==> wip/garnet: inputs <==
Design PIPELINE, start of the top module:
module PIPELINE(input clk,
                input rst,
                input btn,
                input on,
                output [31:0] imem_addr,
                input  [31:0] imem_data,
                output [31:0] dmem_addr,
                output [31:0] dmem_wdata,
                output        dmem_we,
                output        dmem_re,
                input  [31:0] dmem_rdata,
                output        wb_we,
                output [4:0]  wb_reg,
                output [31:0] wb_data);
Settings: LEC_CHECK=0, CAP_MARGIN=20, CELL_PAD_IN_SITES_DETAIL_PLACEMENT=1, CELL_PAD_IN_SITES_GLOBAL_PLACEMENT=1, CORE_MARGIN=2, CORE_UTILIZATION=49, GPL_ROUTABILITY_DRIVEN=1, GPL_TIMING_DRIVEN=0, HOLD_SLACK_MARGIN=0.15, MAX_ROUTING_LAYER=met4, MIN_ROUTING_LAYER=met1, PLACE_DENSITY=0.38, SETUP_SLACK_MARGIN=-0.91, SLEW_MARGIN=30; clock period 9.33 ns.
run.sh (not shown) runs the stock make flow with config.mk's settings and CLKGATE_MAP_FILE=.
==> wip/cedar: changes against wip/garnet <==
==> flow/config.mk (replaced) <==
export PLATFORM = sky130hd
export DESIGN_NAME = PIPELINE
export DESIGN_NICKNAME = PIPELINE
export VERILOG_FILES = /design/flow/design.v
export SDC_FILE = /design/flow/constraint.sdc
export NUM_CORES = 4
export LEC_CHECK = 0
export CAP_MARGIN = 0
export CORE_MARGIN = 2
export CORE_UTILIZATION = 40
export GPL_TIMING_DRIVEN = 0
export HOLD_SLACK_MARGIN = 0.18
export MIN_ROUTING_LAYER = met2
export PLACE_DENSITY_LB_ADDON = 0.07
export SLEW_MARGIN = 30
==> flow/constraint.sdc (replaced) <==
create_clock -name core_clock -period 6.5 [get_ports {clk}]
set_input_delay 1.3000 -clock core_clock [delete_from_list [all_inputs] [get_ports {clk}]]
set_output_delay 1.3000 -clock core_clock [all_outputs]
set_load 0.01 [all_outputs]
==> impl_metrics.toml <==
# flow metrics
[status]
status = "failed layout checks"
checkFailReasons = "setup timing"

[drt]
firstDrtPassIters = 16

[placement]
gp_congestion = 1.036

[final_timing]
period_used_share = 1.008
fin_ws_ps = -51.10
setup_violations = 1

[cells_and_area]
post-route-util = 0.4791
final-clk-cell-share = 0.06275

[grt]
gr-usage-met3 = 0.5662

[pwr]
power_leakage_nw = 28.22

[setup_path]
slowest_delay_ps = 520
crit_start = "MEMORY.mem_wb.mem_Write_reg[4]$_SDFFE_PP0P_"
The numbers above come from wip/cedar.

==> impl_metrics.toml <==
# flow metrics
[status]
status = "no timing/DRC/antenna violations"

[final_timing]
setup_violations = 0
fin_ws_ps = 791.5
period_used_share = 0.9152

[setup_path]
slowest_delay_ps = 640
crit_start = "MEMORY.mem_wb.mem_Write_reg[2]$_SDFFE_PP0P_"

[grt]
grt_overflow = 0
gr-usage-met3 = 0.07478

[cells_and_area]
final-clk-cell-share = 0.06326
post-route-util = 0.5771

[pwr]
p_total_mw = 16.32

[placement]
gp_congestion = 0.9576

[drt]
firstDrtPassIters = 6
The numbers above come from wip/garnet.


---

==> job 1645: inputs <==
Starting RTL as in the previous note.
export LEC_CHECK = 0
export CAP_MARGIN = 20
export CORE_MARGIN = 2
export CORE_UTILIZATION = 72
export CTS_CLUSTER_SIZE = 23
export PLACE_DENSITY_LB_ADDON = 0.0
export SETUP_SLACK_MARGIN = 1.28
export SLEW_MARGIN = 20
create_clock -name core_clock -period 4.74 [get_ports {clk}]
==> inputs of job 7492, as changes to job 1645 <==
ABC_AREA = 1   (was not set)
CORE_UTILIZATION = 59   (was 72)
CTS_CLUSTER_SIZE = 94   (was 23)
PLACE_DENSITY_LB_ADDON = not set   (was 0.0)
SETUP_SLACK_MARGIN = not set   (was 1.28)
==> flow/constraint.sdc (replaced) <==
create_clock -name core_clock -period 3.01 [get_ports {clk}]
set_input_delay 0.6020 -clock core_clock [delete_from_list [all_inputs] [get_ports {clk}]]
set_output_delay 0.6020 -clock core_clock [all_outputs]
set_load 0.01 [all_outputs]
==> comparison <==
Job 1645 never finished: it broke off in 5_1_grt on GRT-0232. Job 7492 completed and failed the layout checks on negative setup slack. Between job 7492 and job 1645, the lower synthesized cell count is in job 1645 (gap about 53%, measured against job 1645). Against job 1645, the die area of job 7492 is larger by about 26%. Of job 7492 and job 1645, job 7492 has the higher synthesized area (gap about 4%, measured against job 1645).
==> figures <==
quantity	job 1645	job 7492
Number of gates resized after cts	407	472
Mux share	19.4%	0.231%
HPWL reported at the end of detailed placement	164 mm	201 mm
Syn Std Cell Area	71100 µm²	73800 µm²
Number of library cell types mapped by synthesis	85	56
Placement-stage worst setup slack	-0.813 ns	-1.56 ns
Result of the run	aborted with a tool error	complete, but fails checks
Failing step	5_1_grt	-
Reasons for failing layout checks	-	negative setup slack
Count of instantiated cells in the yosys netlist	5567	8535
Sequential element share of the synthesized area	54.5%	52.5%
Post-placement cell count	7246	10700
Area share of the leading cell type in the synthesized netlist	41.9%	40.4%
Post-CTS Setup Bufs	140	52
Die area	101000 µm²	128000 µm²
GPL Wtd Cong	0.982	1.04
Syn nets	5766	8734
Initial core utilization	72.4%	59.5%
Inserted Clock Buffers	143	151
Post-synthesis compound-gate area fraction	11.1%	22.4%
Post-synthesis cell type with the largest instance count	sky130_fd_sc_hd__edfxtp_1	sky130_fd_sc_hd__o21ai_0
Core Box Area	98100 µm²	124000 µm²
Synthesized-area fraction occupied by xor and xnor cells	1.33%	0.819%
Post-synth area from yosys stat	71100 µm²	73800 µm²
Number of placement rows	115	129

---

==> willow <==
Starting RTL as in the previous note.
make LEC_CHECK=0 CAP_MARGIN=20 CORE_MARGIN=2 CORE_UTILIZATION=72 CTS_CLUSTER_SIZE=32 PLACE_DENSITY_LB_ADDON=0.0 SETUP_SLACK_MARGIN=-0.15 SLEW_MARGIN=20 finish   # period 4.78 ns
==> juniper: changes against willow <==
- CTS_CLUSTER_DIAMETER: default -> 376
- CTS_CLUSTER_SIZE: 32 -> 15
- PLACE_DENSITY_LB_ADDON: 0.0 -> 0.07
- SETUP_SLACK_MARGIN: -0.15 -> default
==> flow/constraint.sdc (replaced) <==
create_clock -name core_clock -period 2.0 [get_ports {clk}]
set_input_delay 0.4000 -clock core_clock [delete_from_list [all_inputs] [get_ports {clk}]]
set_output_delay 0.4000 -clock core_clock [all_outputs]
set_load 0.01 [all_outputs]
==> fjord: changes against willow <==
- CORE_UTILIZATION: 72 -> 57
- CTS_CLUSTER_SIZE: 32 -> default
- PLACE_DENSITY_LB_ADDON: 0.0 -> default
- SETUP_SLACK_MARGIN: -0.15 -> default
==> flow/constraint.sdc (replaced) <==
create_clock -name core_clock -period 4.07 [get_ports {clk}]
set_input_delay 0.8140 -clock core_clock [delete_from_list [all_inputs] [get_ports {clk}]]
set_output_delay 0.8140 -clock core_clock [all_outputs]
set_load 0.01 [all_outputs]
==> notes <==
willow died in 5_1_grt (ODB-0269). juniper did not get past 3_5_place_dp with DPL-0033. fjord produced a layout that fails on setup timing. In synthesized area, fjord and willow do not differ. Die size: juniper is smaller than fjord (about 20%). Synthesized cell count is the same in willow and fjord.
==> figures <==
metric	fjord	willow	juniper
Result of the run	complete, but fails checks	stopped before the end	stopped before the end
Last stage reached	-	5_1_grt	3_5_place_dp
Violated checks	setup timing	-	-
Placer's final routability congestion estimate	0.961	0.972	0.992
H-Tree Depth	4	4	-
Post-cts sizing count	126	79	-
CTS sink cnt	1439	1439	-
Total CTS buffers	149	142	-
Placed cell count	7680	7173	-
CTS hold repair buffers	0	0	-
Initial core utilization	0.575	0.724	0.724
Setup Buffers After CTS	63	21	-
Total placed instance area	80300 µm²	78400 µm²	-
Width of the chip	357 µm	318 µm	318 µm
Number of buffers on the longest clock path	3	3	-

---

==> run a: inputs <==
Starting RTL as in the previous note.
make LEC_CHECK=0 ABC_AREA=1 CAP_MARGIN=20 CORE_MARGIN=2 CORE_UTILIZATION=40 GPL_ROUTABILITY_DRIVEN=0 GPL_TIMING_DRIVEN=0 MIN_ROUTING_LAYER=met2 SLEW_MARGIN=35 finish   # period 6.5 ns
==> run b (differences from run a) <==
- ABC_AREA: 1 -> not set
- CORE_UTILIZATION: 40 -> 68
- CTS_CLUSTER_SIZE: not set -> 31
- GPL_ROUTABILITY_DRIVEN: 0 -> not set
- GPL_TIMING_DRIVEN: 0 -> not set
- MIN_ROUTING_LAYER: met2 -> not set
- SLEW_MARGIN: 35 -> 20
==> flow/constraint.sdc (replaced) <==
create_clock -name core_clock -period 4.68 [get_ports {clk}]
set_input_delay 0.9360 -clock core_clock [delete_from_list [all_inputs] [get_ports {clk}]]
set_output_delay 0.9360 -clock core_clock [all_outputs]
set_load 0.01 [all_outputs]
==> run c (differences from run a) <==
- ABC_AREA: 1 -> not set
- CORE_UTILIZATION: 40 -> 72
- CTS_CLUSTER_SIZE: not set -> 40
- GPL_ROUTABILITY_DRIVEN: 0 -> not set
- GPL_TIMING_DRIVEN: 0 -> not set
- MIN_ROUTING_LAYER: met2 -> not set
- PLACE_DENSITY: not set -> 0.66
- SLEW_MARGIN: 35 -> 20
==> flow/constraint.sdc (replaced) <==
create_clock -name core_clock -period 4.98 [get_ports {clk}]
set_input_delay 0.9960 -clock core_clock [delete_from_list [all_inputs] [get_ports {clk}]]
set_output_delay 0.9960 -clock core_clock [all_outputs]
set_load 0.01 [all_outputs]
==> summary of the runs <==
Run a did not get past global routing. Run c never finished: it broke off in global routing (ODB-0269). Run b ran to the end with violations: setup timing.
Synthesized area is the same in run b and run c.
Die area, lowest first: run c, run b, run a.
Synthesized cell count is the same in run b and run c.

---

==> sierra: inputs <==
Starting RTL as in the previous note.
make LEC_CHECK=0 CAP_MARGIN=20 CORE_MARGIN=2 CORE_UTILIZATION=72 CTS_CLUSTER_SIZE=32 PLACE_DENSITY_LB_ADDON=0.0 SETUP_SLACK_MARGIN=0.03 SLEW_MARGIN=20 finish   # period 4.79 ns
==> quartz: changes against sierra <==
Settings changed: CORE_UTILIZATION 72 to 59, CTS_CLUSTER_SIZE 32 to unset, PLACE_DENSITY_LB_ADDON 0.0 to unset, SETUP_SLACK_MARGIN 0.03 to unset.
==> flow/constraint.sdc (replaced) <==
create_clock -name core_clock -period 3.84 [get_ports {clk}]
set_input_delay 0.7680 -clock core_clock [delete_from_list [all_inputs] [get_ports {clk}]]
set_output_delay 0.7680 -clock core_clock [all_outputs]
set_load 0.01 [all_outputs]
==> results <==
- sierra stopped in 5_1_grt (ODB-0269). quartz finished with setup timing left.
- Synthesized cell count is the same in sierra and quartz.
- In quartz the die size is higher than in sierra, by about 22%.
- Area after synthesis is the same in quartz and sierra.
==> figures <==
quantity	sierra	quartz
Run status	stopped before the end	complete, but fails checks
Failing step	5_1_grt	-
Layout check failures	-	setup timing
Placed Instance Area	78500 µm²	80600 µm²
DP Worst Slack	-0.694 ns	-1.52 ns
Total core area	98100 µm²	120000 µm²
Chip area	101000 µm²	123000 µm²
TritonCTS buffer count	146	152
Post-detailed-placement half-perimeter wirelength	153000 µm	151000 µm
Number of instances in the placed design	7181	7677
Final weighted congestion in routability-driven placement	0.976	0.955
Floorplan row count	115	127
Starting utilization of the core area	0.724	0.594
CTS resizes	99	114
Die width	318 µm	351 µm
Die H	318 µm	351 µm

---

==> run G: inputs <==
PIPELINE again, from the RTL that the note above started with.
make LEC_CHECK=0 ABC_AREA=1 CAP_MARGIN=40 CELL_PAD_IN_SITES_DETAIL_PLACEMENT=1 CORE_ASPECT_RATIO=0.57 CORE_MARGIN=6 CORE_UTILIZATION=40 CTS_CLUSTER_DIAMETER=314 GPL_ROUTABILITY_DRIVEN=0 GPL_TIMING_DRIVEN=0 HOLD_SLACK_MARGIN=0.08 MIN_ROUTING_LAYER=met2 PLACE_DENSITY_LB_ADDON=0.05 SETUP_SLACK_MARGIN=-0.48 SLEW_MARGIN=35 TNS_END_PERCENT=30 finish   # period 6.5 ns
==> run R (differences from run G) <==
==> flow/config.mk (replaced) <==
export PLATFORM = sky130hd
export DESIGN_NAME = PIPELINE
export DESIGN_NICKNAME = PIPELINE
export VERILOG_FILES = /design/flow/design.v
export SDC_FILE = /design/flow/constraint.sdc
export NUM_CORES = 4
export LEC_CHECK = 0
export CAP_MARGIN = 20
export CORE_MARGIN = 2
export CORE_UTILIZATION = 40
export SLEW_MARGIN = 20
==> flow/constraint.sdc (replaced) <==
create_clock -name core_clock -period 6.25 [get_ports {clk}]
set_input_delay 1.2500 -clock core_clock [delete_from_list [all_inputs] [get_ports {clk}]]
set_output_delay 1.2500 -clock core_clock [all_outputs]
set_load 0.01 [all_outputs]
==> results <==
Run G never finished: it broke off in 5_1_grt. Run R completed without violations.
Against run R, the synthesized cell count of run G is higher by about 53%.
Against run G, the die area of run R is smaller by about 7%.
In run G the area after synthesis is larger than in run R, by 3.8%.

---

==> build 86 <==
Starting RTL as in the previous note.
## PIPELINE
module PIPELINE(input clk,
                input rst,
                input btn,
                input on,
                output [31:0] imem_addr,
                input  [31:0] imem_data,
                output [31:0] dmem_addr,
                output [31:0] dmem_wdata,
                output        dmem_we,
                output        dmem_re,
                input  [31:0] dmem_rdata,
                output        wb_we,
                output [4:0]  wb_reg,
                output [31:0] wb_data);
export LEC_CHECK = 0
export ABC_AREA = 1
export CAP_MARGIN = 20
export CORE_MARGIN = 2
export CORE_UTILIZATION = 57
export CTS_CLUSTER_SIZE = 94
export SLEW_MARGIN = 20
create_clock -name core_clock -period 3.47 [get_ports {clk}]
==> build 11 (differences from build 86) <==
ABC_AREA = 0   (was 1)
CELL_PAD_IN_SITES_DETAIL_PLACEMENT = 0   (was default)
CORE_UTILIZATION = 45   (was 57)
CTS_CLUSTER_SIZE = default   (was 94)
MAX_ROUTING_LAYER = met4   (was default)
PLACE_DENSITY_LB_ADDON = 0.01   (was default)
SETUP_SLACK_MARGIN = 0.51   (was default)
SLEW_MARGIN = 25   (was 20)
TNS_END_PERCENT = 20   (was default)
==> flow/constraint.sdc (replaced) <==
create_clock -name core_clock -period 1.7 [get_ports {clk}]
set_input_delay 0.3400 -clock core_clock [delete_from_list [all_inputs] [get_ports {clk}]]
set_output_delay 0.3400 -clock core_clock [all_outputs]
set_load 0.01 [all_outputs]
==> build 42 (differences from build 86) <==
ABC_AREA = default   (was 1)
CORE_UTILIZATION = 72   (was 57)
CTS_CLUSTER_DIAMETER = 376   (was default)
CTS_CLUSTER_SIZE = default   (was 94)
==> flow/constraint.sdc (replaced) <==
create_clock -name core_clock -period 2.0 [get_ports {clk}]
set_input_delay 0.4000 -clock core_clock [delete_from_list [all_inputs] [get_ports {clk}]]
set_output_delay 0.4000 -clock core_clock [all_outputs]
set_load 0.01 [all_outputs]
==> results <==
In build 86 the final cell count is higher than in build 11, by 21%.
In synthesized cell count, build 42 and build 11 do not differ.
Clock skew: build 11 is higher than build 86 (0.022 ns).
In flip-flop count, build 86 and build 11 do not differ.
Build 86 produced a layout that fails on negative setup slack. Build 42 ended with an error in global routing with GRT-0116. Build 11 completed, yet does not pass: negative setup slack.
Between build 86 and build 11, the lower core utilization is in build 11 (gap 9.9 points).
In build 11 the worst hold slack is lower than in build 86, by 0.38 ns.
In build 86 the clock-buffer cell count is lower than in build 11, by 3.
Register-to-register slack: build 86 is higher than build 11 (3.0 ns).
Die size, lowest first: build 42, build 86, build 11.
==> figures <==
item                                                                             build 42                  build 11                  build 86
Worst path setup slack after routing                                                    -                  -3.60 ns                 -0.601 ns
Logic cell area                                                                         -                32800 um^2                32300 um^2
Wire length per cell after detailed routing                                             -                   27.9 um                   27.6 um
Row cnt                                                                               115                       145                       132
Cell variety after synth                                                               85                        85                        56
Count of buffers not belonging to the clock network in the layout                       -                      1543                      1024
Placeable Area                                                                 98100 um^2               157000 um^2               129000 um^2
Outcome                                                            stopped before the end  finished with violations  finished with violations
Failing step                                                               global routing                         -                         -
Layout check failures                                                                   -      negative setup slack      negative setup slack
Number of non-filler instances in the completed layout                                  -                      9036                     10965
Multi-input combinational area share                                                    -                     34.5%                     35.4%
Data required time at the worst endpoint                                                -                   2.44 ns                   4.24 ns
Half-perimeter wire length after placement                                      189000 um                 177000 um                 191000 um
Cell count listed in synth_stat.txt                                                  5567                      5567                      8535
Worst reg2reg endpoint                                                                  -       EXECUTE.ex_mem.zero       EXECUTE.ex_mem.zero
Clock network latency to the later pin of the worst-skew pair                           -                   0.82 ns                   0.82 ns
Area Growth Syn to Fin                                                                  -                     34.0%                     23.7%
CTS Hold Buffers Added                                                                  0                         1                         0
Total of fill cells in the finished design                                              -                     12439                      9798
Critical path depth in cells                                                            -                        22                        26
